==> flow/design.v (excerpt) <==
module router_top(input clock, resetn, read_enb_0, read_enb_1, read_enb_2, pkt_valid,
                  input [7:0] data_in, output [7:0] data_out_0, data_out_1, data_out_2,
                  output valid_out_0, valid_out_1, valid_out_2, error, busy);
export LEC_CHECK = 0
export ABC_AREA = 1
export CAP_MARGIN = 20
export CORE_MARGIN = 2
export CORE_UTILIZATION = 72
export CTS_CLUSTER_SIZE = 76
export PLACE_DENSITY_LB_ADDON = 0.07
export SETUP_SLACK_MARGIN = -0.16
export SLEW_MARGIN = 20
create_clock -name core_clock -period 2.08 [get_ports {clock}]
run.sh (not shown) runs the stock make flow with config.mk's settings and CLKGATE_MAP_FILE=.
The baseline completed and failed the layout checks on setup timing.
==> next run, changes <==
ABC_AREA = default   (was 1)
CORE_UTILIZATION = 70   (was 72)
CTS_CLUSTER_SIZE = default   (was 76)
PLACE_DENSITY_LB_ADDON = default   (was 0.07)
SETUP_SLACK_MARGIN = 0.55   (was -0.16)
The changed run produced a layout that fails on setup timing; sequential share of layout area went down by 5.2 points; clock-buffer cell count is lower by 1; final area grows by about 10%; total power climbs by 10%; die size decreases by about 1%; cell count came out lower by 22%; routed wire length rose by about 43%.
==> next run, changes <==
CELL_PAD_IN_SITES_DETAIL_PLACEMENT = 0   (was default)
CELL_PAD_IN_SITES_GLOBAL_PLACEMENT = 0   (was default)
CTS_CLUSTER_DIAMETER = 393   (was default)
CTS_CLUSTER_SIZE = 22   (was default)
GPL_ROUTABILITY_DRIVEN = 0   (was default)
SLEW_MARGIN = 40   (was 20)
The changed run finished but failed the layout checks on setup timing.
Total power drops by 17%.
Critical path depth is lower by 3.
Global-route usage decreases by 5.1 points.
Fmax grows by 5.1%.
Design area drops by 6.0%.
==> next run, changes <==
CELL_PAD_IN_SITES_DETAIL_PLACEMENT = default   (was 0)
CELL_PAD_IN_SITES_GLOBAL_PLACEMENT = default   (was 0)
CORE_UTILIZATION = 72   (was 70)
CTS_CLUSTER_DIAMETER = default   (was 393)
CTS_CLUSTER_SIZE = default   (was 22)
GPL_ROUTABILITY_DRIVEN = default   (was 0)
PLACE_DENSITY_LB_ADDON = 0.0   (was default)
SETUP_SLACK_MARGIN = 0.86   (was 0.55)
SLEW_MARGIN = 20   (was 40)
clock period = 2.98 ns   (was 2.08 ns; I/O delays follow)
Outcome: The changed run produced a clean layout. Final cell count went down by 2.5%. Worst setup slack gains 0.74 ns. Total power falls by 19%. Hold slack gets better by 0.23 ns. Sequential share of layout area is lower by 0.52 points. Wire length climbs by 21%. Utilization climbs by 3.4 points. Area after synthesis stays the same. Via count came out higher by 9.8%. Design area came out higher by 1.0%. Maximum frequency came out lower by 5.7%.

========
Starting RTL as in the previous note.
Settings: LEC_CHECK=0, ABC_AREA=0, CAP_MARGIN=10, CELL_PAD_IN_SITES_DETAIL_PLACEMENT=2, CELL_PAD_IN_SITES_GLOBAL_PLACEMENT=3, CORE_MARGIN=2, CORE_UTILIZATION=23, CTS_CLUSTER_DIAMETER=393, CTS_CLUSTER_SIZE=15, GPL_ROUTABILITY_DRIVEN=0, GPL_TIMING_DRIVEN=0, HOLD_SLACK_MARGIN=0.14, MIN_ROUTING_LAYER=met2, SLEW_MARGIN=15, TNS_END_PERCENT=65; clock period 5.37 ns.
The first run ran to the end with no violations.
Change:
Settings changed: ABC_AREA 0 to not set, CAP_MARGIN 10 to 20, CELL_PAD_IN_SITES_DETAIL_PLACEMENT 2 to not set, CELL_PAD_IN_SITES_GLOBAL_PLACEMENT 3 to not set, CORE_UTILIZATION 23 to 72, CTS_CLUSTER_DIAMETER 393 to not set, CTS_CLUSTER_SIZE 15 to 14, GPL_ROUTABILITY_DRIVEN 0 to not set, GPL_TIMING_DRIVEN 0 to not set, HOLD_SLACK_MARGIN 0.14 to not set, MIN_ROUTING_LAYER met2 to not set, SETUP_SLACK_MARGIN set to -0.21, SLEW_MARGIN 15 to 20, TNS_END_PERCENT 65 to not set.
Clock period 5.37 ns to 2.08 ns, I/O delays scaled along.
Result: Now the flow finished but failed the layout checks on negative setup slack. Core utilization climbs by 62 points. Clock skew falls by 0.032 ns. Wire length increases by 0.68%. Via count is lower by 8.4%. Total power increases to 2.9 times its value. Final cell count falls by 24%. Critical path depth came out higher by 5. Design area grows by 6.7%.
Change:
Settings changed: CORE_UTILIZATION 72 to 24, CTS_CLUSTER_SIZE 14 to not set, SETUP_SLACK_MARGIN -0.21 to not set.
Clock period 2.08 ns to 5.8 ns, I/O delays scaled along.
Result: The changed run ran to the end with no violations. Wire length fell by 20%. Die area came out higher to 3.0 times its value. Total power decreases by 67%.

========
Setup of oak:
router_top again, from the RTL that the note above started with.
Settings: LEC_CHECK=0, CAP_MARGIN=5, CELL_PAD_IN_SITES_GLOBAL_PLACEMENT=1, CORE_MARGIN=2, CORE_UTILIZATION=40, PLACE_DENSITY_LB_ADDON=0.3, SLEW_MARGIN=20; clock period 2.22 ns.
Although it ran to completion, oak produced a layout that fails the final checks because of negative setup slack.
> inputs changed (oak -> pine)
Settings: TNS_END_PERCENT newly set to 5; PLACE_DENSITY_LB_ADDON removed (was 0.3); CAP_MARGIN changed from 5 to 20; CELL_PAD_IN_SITES_GLOBAL_PLACEMENT removed (was 1); CORE_UTILIZATION changed from 40 to 55; HOLD_SLACK_MARGIN newly set to 0.29; the clock period (ns, I/O delays scaled along) changed from 2.22 to 5.0.
Findings:
Looking at the reports, pine completed the entire flow and the layout it produced met the timing, design-rule and antenna checks.
The lower endpoint arrival time on the critical path came out of oak.
pine vs. oak: flip-flop and latch share of the layout cell area saw an increase; sequential power saw a decrease.
Relative to oak, the utilization of pine is higher by 11 points.
Cmp pine and oak / wire length of the first global-routing pass / lower: pine
Combined area of the multi-input logic cells ends up higher on oak.
Sort pine and oak by post-layout worst setup margin, ascending, and oak comes first.
Power density relative to cell area, pine and oak: smaller value in pine
Input changes introduced in birch (baseline for comparison: pine):
Settings: putting CTS_CLUSTER_SIZE at 14 where nothing was set; swapping 55 for 72 in CORE_UTILIZATION; putting SETUP_SLACK_MARGIN at -0.2 where nothing was set; clearing HOLD_SLACK_MARGIN, which used to be 0.29; clearing TNS_END_PERCENT, which used to be 5; swapping 5.0 for 2.08 in the clock period (ns, I/O delays scaled along).
- birch finished all stages; layout check result: FAIL, due to negative setup slack.
- pine has a lower combinational cell fraction of total power than birch.
- Run comparison: pine highest-delay cell along the critical path sky130_fd_sc_hd__or4_1; birch highest-delay cell along the critical path sky130_fd_sc_hd__a2111oi_4
- As of birch, die area had fallen by more than 10% compared to pine.
- Wire length after detailed routing (birch vs. pine) increases by more than a quarter
- Going from pine to birch, design area went up; hold slack went down; synthesis-to-finish area growth went up.
The following lists how maple was set up differently from birch:
Settings: clearing CTS_CLUSTER_SIZE, which used to be 14; clearing SETUP_SLACK_MARGIN, which used to be -0.2; swapping 72 for 40 in CORE_UTILIZATION; swapping 2.08 for 3.75 in the clock period (ns, I/O delays scaled along).
==> results <==
maple: flow completed, timing, DRC and antenna clean. Delta (maple minus birch): worst-case register-to-register setup slack rose by 1.44 ns; iteration tally of the first detailed-router pass rose 1; non-clock buffer count has decreased; worst hold slack grew by 0.021 ns.
What cedar does differently from maple at the input level:
Settings: CORE_UTILIZATION changed from 40 to 62; TNS_END_PERCENT newly set to 10; PLACE_DENSITY_LB_ADDON newly set to 0.0; CORE_ASPECT_RATIO newly set to 0.5; the clock period (ns, I/O delays scaled along) changed from 3.75 to 3.49.
Findings:
- Re detailed-route wire length on metal 1: maple was higher than cedar.
- Between cedar and maple, maximum vdd drop is higher for cedar, maple comes in under that.
- From maple to cedar the numbers moved as follows: total power barely changed; worst setup margin fell by 0.088 ns.
- maple → cedar: clock skew lower; share of cell area taken by multi-input logic gates has increased.
- Cell area of cedar falls short of that of maple by a few percent.
- Number of antenna repair diodes (cedar over maple): decrease, 1
- Summary of the comparison: initial core utilization is higher in cedar, relative to maple.

========
router_top again, from the RTL that the note above started with.
clock: 2.14 ns
lec_check: 0
cap_margin: 20
core_margin: 2
core_utilization: 72
cts_cluster_diameter: 394
cts_cluster_size: 15
place_density_lb_addon: 0.04
setup_slack_margin: -0.21
slew_margin: 40
The starting point completed, yet does not pass: setup timing.
Then changed:
CTS_CLUSTER_DIAMETER = default   (was 394)
CTS_CLUSTER_SIZE = 72   (was 15)
PLACE_DENSITY_LB_ADDON = 0.0   (was 0.04)
SETUP_SLACK_MARGIN = 0.66   (was -0.21)
SLEW_MARGIN = 20   (was 40)
clock period = 2.23 ns   (was 2.14 ns; I/O delays follow)
Effect: The new run completed, yet does not pass: setup timing; clock power went up by 27%; clock-buffer cell count grows by 2; maximum frequency fell by 16%; non-clock buffer count climbs by 111.
Then changed:
CTS_CLUSTER_SIZE = 69   (was 72)
SETUP_SLACK_MARGIN = -0.16   (was 0.66)
clock period = 2.08 ns   (was 2.23 ns; I/O delays follow)
What happened:
- The changed run reached the layout checks and failed them: setup timing
- power came out higher by 3.8%
- cell count decreases by 0.56%
- synthesized area is unchanged
- via count came out lower by 8.6%
Then changed:
CORE_UTILIZATION = 16   (was 72)
CTS_CLUSTER_SIZE = default   (was 69)
PLACE_DENSITY_LB_ADDON = default   (was 0.0)
SETUP_SLACK_MARGIN = default   (was -0.16)
clock period = 3.75 ns   (was 2.08 ns; I/O delays follow)
This time the run finished clean.
First-iteration DRC count fell by 64%.
Non-clock buffer count fell by 328.
Cell area fell by 3.1%.
Wire length fell by 28%.
Synthesized area stays the same.
Hold slack improved by 73 ps.
Setup slack improved by 880 ps.
Total power fell by 51%.
Then changed:
CORE_UTILIZATION = 72   (was 16)
SETUP_SLACK_MARGIN = -0.16   (was default)
clock period = 2.08 ns   (was 3.75 ns; I/O delays follow)
=>
- This time the run finished but fails on setup timing
- clock skew shrinks by 7.4 ps
- power grows by 100%
- worst setup slack degrades by 790 ps
- clock-buffer cell count shrinks by 9
- non-clock buffer count grows by 276
- register-to-register slack degrades by 1100 ps
- utilization grows by 71 points
- via count grows by 25%
- wire length grows by 34%
- synthesized area does not change
Then changed:
PLACE_DENSITY = 0.37   (was default)
After rerunning: The changed run completed, yet does not pass: setup timing. Area after synthesis stays the same. Maximum frequency does not change. Final area stays the same. Power does not change. Wire length stays the same. Combinational power barely changes. Worst hold slack does not change. Final cell count is unchanged. Via count stays the same. Setup slack stays the same.
Power and IR drop assume default switching activity.
